== run 1 ==
Design blockRunner, start of the top module:
module blockRunner(
    input wire CLK,              
    input wire RST_BTN,          
    output wire VGA_HS_O,        
    output wire VGA_VS_O,        
    output reg [3:0] VGA_R,      
    output reg [3:0] VGA_G,      
    output reg [3:0] VGA_B,      
    output wire a, ba, c, d, e, f, g,
    output wire a1, ba1, c1, d1, e1, f1, g1,
    output wire a2, ba2, c2, d2, e2, f2, g2,
    output wire a3, ba3, c3, d3, e3, f3, g3,
    input SW0,
    input KEY0,
    input KEY1,
    input KEY2,
    input KEY3
    );
    wire rst = ~RST_BTN;     
    reg [15:0] cnt;
    reg pix_stb;
    always @(posedge CLK)
        if (RST_BTN == 1'b0)
            {pix_stb, cnt} <= 17'd0;
        else
            {pix_stb, cnt} <= cnt + 16'h8000;   
    wire [9:0] x;   
    wire [8:0] y;   
    vga640x480 display (
        .i_clk(CLK),
        .i_pix_stb(pix_stb),
        .i_rst(rst),
        .o_hs(VGA_HS_O),
        .o_vs(VGA_VS_O),
        .o_x(x),
        .o_y(y)
    );
   	wire backDrop, sun, moon, cloud, cloud2, cloud3;
  ...
clock: 14.9 ns
lec_check: 0
cap_margin: 5
cell_pad_in_sites_detail_placement: 2
cell_pad_in_sites_global_placement: 0
core_margin: 8
core_utilization: 68
cts_cluster_diameter: 291
max_routing_layer: met4
min_routing_layer: met2
place_density_lb_addon: 0.05
slew_margin: 20
tns_end_percent: 60
run.sh (not shown) runs the stock make flow with config.mk's settings and CLKGATE_MAP_FILE=.
Flow for run 1 halted at detailed placement (3_5_place_dp), error code DPL-0033.
## Diff of input files: run 2 against run 1
Settings: a change of CORE_MARGIN from 8 to 2; a deleted CTS_CLUSTER_DIAMETER that had been 291; a deleted MAX_ROUTING_LAYER that had been met4; a deleted MIN_ROUTING_LAYER that had been met2; a deleted PLACE_DENSITY_LB_ADDON that had been 0.05; a change of CAP_MARGIN from 5 to 20; a deleted CELL_PAD_IN_SITES_GLOBAL_PLACEMENT that had been 0; an added SETUP_SLACK_MARGIN of -0.27; a deleted TNS_END_PERCENT that had been 60; a deleted CELL_PAD_IN_SITES_DETAIL_PLACEMENT that had been 2; a change of CORE_UTILIZATION from 68 to 70; a change of the clock period (ns, I/O delays scaled along) from 14.9 to 4.64.
Looking at the logs for run 1 and run 2, the single run that did not finish was run 1. In the summary table, run 1 is marked failed, with error DPL-0033 raised in detailed placement (3_5_place_dp). Run 1 -> run 2: cell total in the yosys stat output delta 0, exact match. Diff run 1 -> run 2 | area of the core | decrease of 2.8%. Comparing run 1 and run 2, the lower die size was measured on run 2. Post-synthesis compound-gate area fraction came out exactly the same in run 1 and run 2. Weighted congestion at the end of routability-driven global placement down 0.13 in run 2 wrt run 1.
For run 3, these inputs were changed with respect to run 2:
Settings: ABC_AREA: unset -> 1; SETUP_SLACK_MARGIN: -0.27 -> 0.99; HOLD_SLACK_MARGIN: unset -> -0.09; the clock period (ns, I/O delays scaled along): 4.64 -> 5.6.
Results
Run 3: done, clean on timing, DRC and antenna
The design area in run 3 sits 5.3% below the value recorded for run 2.
The cell area reported after detailed placement in run 3 is 0.938 times that in run 2.
[run 3 vs run 2] area fraction in full adders, half adders and majority gates: lower in run 3
| post-synthesis to final-layout area growth | run 3 vs run 2 | 9.0 points lower |
Of run 3 and run 2, the lower number of diodes added for antenna fixing belongs to run 3.
Sort run 3 and run 2 by total die size asc -> top: run 2
When run 3 is measured against run 2, its data required time at the worst endpoint turns out 0.77 ns higher.
--- input diff run 3..run 4 ---
Settings: changing CAP_MARGIN from 20 to 10; setting CTS_CLUSTER_SIZE to 75 for the first time; changing SETUP_SLACK_MARGIN from 0.99 to -0.26; changing the clock period (ns, I/O delays scaled along) from 5.6 to 4.62.
Run 4 completed end to end; final checks failed (negative setup slack).
Taking run 3 as the reference, in run 4 met1 track demand over resource climbed 3.1 points, final-layout non-clock buffer area share climbed 2.2 points, post-CTS repair timing setup buffer count dropped 45, filler cell count in the final layout dropped 1.5%, setup slack dropped 1.05 ns.
Looking at end point of the critical path, the VGA_B[0] result is from run 4; the VGA_R[1] one comes from run 3.

========
Starting RTL as in the previous note.
clock: 10.0 ns
lec_check: 0
abc_area: 1
cap_margin: 25
cell_pad_in_sites_detail_placement: 2
cell_pad_in_sites_global_placement: 2
core_aspect_ratio: 0.6
core_margin: 7
core_utilization: 40
cts_cluster_size: 84
gpl_routability_driven: 0
gpl_timing_driven: 0
max_routing_layer: met5
setup_slack_margin: 0.16
slew_margin: 0
tns_end_percent: 15
The starting point produced a clean layout.
Then changed:
Settings changed: ABC_AREA 1 to not set, CAP_MARGIN 25 to 20, CELL_PAD_IN_SITES_DETAIL_PLACEMENT 2 to not set, CELL_PAD_IN_SITES_GLOBAL_PLACEMENT 2 to not set, CORE_ASPECT_RATIO 0.6 to not set, CORE_MARGIN 7 to 2, CORE_UTILIZATION 40 to 9, CTS_CLUSTER_SIZE 84 to not set, GPL_ROUTABILITY_DRIVEN 0 to not set, GPL_TIMING_DRIVEN 0 to not set, MAX_ROUTING_LAYER met5 to not set, SETUP_SLACK_MARGIN 0.16 to not set, SLEW_MARGIN 0 to 20, TNS_END_PERCENT 15 to not set.
Clock period 10.0 ns to 10.9 ns, I/O delays scaled along.
Result: Sequential cell count stays the same; hold slack gets better by 22 ps; final area rises by 9.5%; via count falls by 15%; area after synthesis falls by 2.1%; combinational power falls by 25%; non-clock buffer count falls by 38.
Then changed:
Settings changed: CORE_UTILIZATION 9 to 17.
Clock period 10.9 ns to 8.31 ns, I/O delays scaled along.
What happened:
- The new run produced a clean layout
- utilization increases by 8.7 points
- sequential power increases by 31%
- power increases by 33%
- non-clock buffer count increases by 1
- clock skew hardly moves
- final area decreases by 6.7%
- worst hold slack loses 50 ps

========
job 1442:
Starting RTL as in the previous note.
clock: 4.64 ns
lec_check: 0
abc_area: 1
cap_margin: 20
core_margin: 2
core_utilization: 72
cts_cluster_diameter: 381
cts_cluster_size: 16
place_density_lb_addon: 0.29
setup_slack_margin: -0.27
slew_margin: 20
Job 1442 did not finish; a tool error ended it in global routing (5_1_grt).
Changes in job 5799 relative to job 1442:
Settings: CTS_CLUSTER_DIAMETER: 381 -> unset; CTS_CLUSTER_SIZE: 16 -> unset; ABC_AREA: 1 -> unset; CORE_UTILIZATION: 72 -> 64; SETUP_SLACK_MARGIN: -0.27 -> 1.98; PLACE_DENSITY_LB_ADDON: 0.29 -> unset; the clock period (ns, I/O delays scaled along): 4.64 -> 7.38.
Notes after the runs:
The flow ran to completion for all of job 1442 and job 5799 but job 1442, which stopped partway. Job 1442 terminated abnormally: global routing (5_1_grt) reported GRT-0232. Job 5799 — area inside the core boundary 9.7% higher, job 1442 as reference. Chip footprint went up by a little under 10% going from job 1442 to job 5799. Synthesized cell count was higher in the run labelled job 1442. Compared with job 1442, distinct cell type count of the synthesized netlist in job 5799 increased by more than a quarter. Job 5799 vs. job 1442: fraction of the mapped netlist area in compound gates picked up an extra 4.3 points; area fraction in xor and xnor cells picked up an extra 3.0 points; number of placement rows picked up an extra 4.3%; die width picked up an extra about 5%; number of instances in the placed design lost 691.
### job 5799 -> job 845
Settings: setting PLACE_DENSITY_LB_ADDON to 0.29 for the first time; changing SETUP_SLACK_MARGIN from 1.98 to -0.27; changing CORE_UTILIZATION from 64 to 70; setting CTS_CLUSTER_SIZE to 16 for the first time; setting ABC_AREA to 1 for the first time; changing the clock period (ns, I/O delays scaled along) from 7.38 to 4.64.
## What came out
Although job 845 finished all stages, its layout failed final checks on setup timing.
The post-layout instance area on job 5799 is in line with that on job 845.
Global-route usage on job 845 is up relative to job 5799.
Capturing element of the worst setup path = VGA_R[1]: job 845; capturing element of the worst setup path = VGA_R[0]: job 5799
Of job 5799 and job 845, the higher worst-case setup margin in the final layout belongs to job 5799.
After detailed routing, job 5799 needs less wire than job 845.
Any difference in final hold slack between job 5799 and job 845 is small enough to ignore.
Power is estimated from default activity; no workload was simulated.
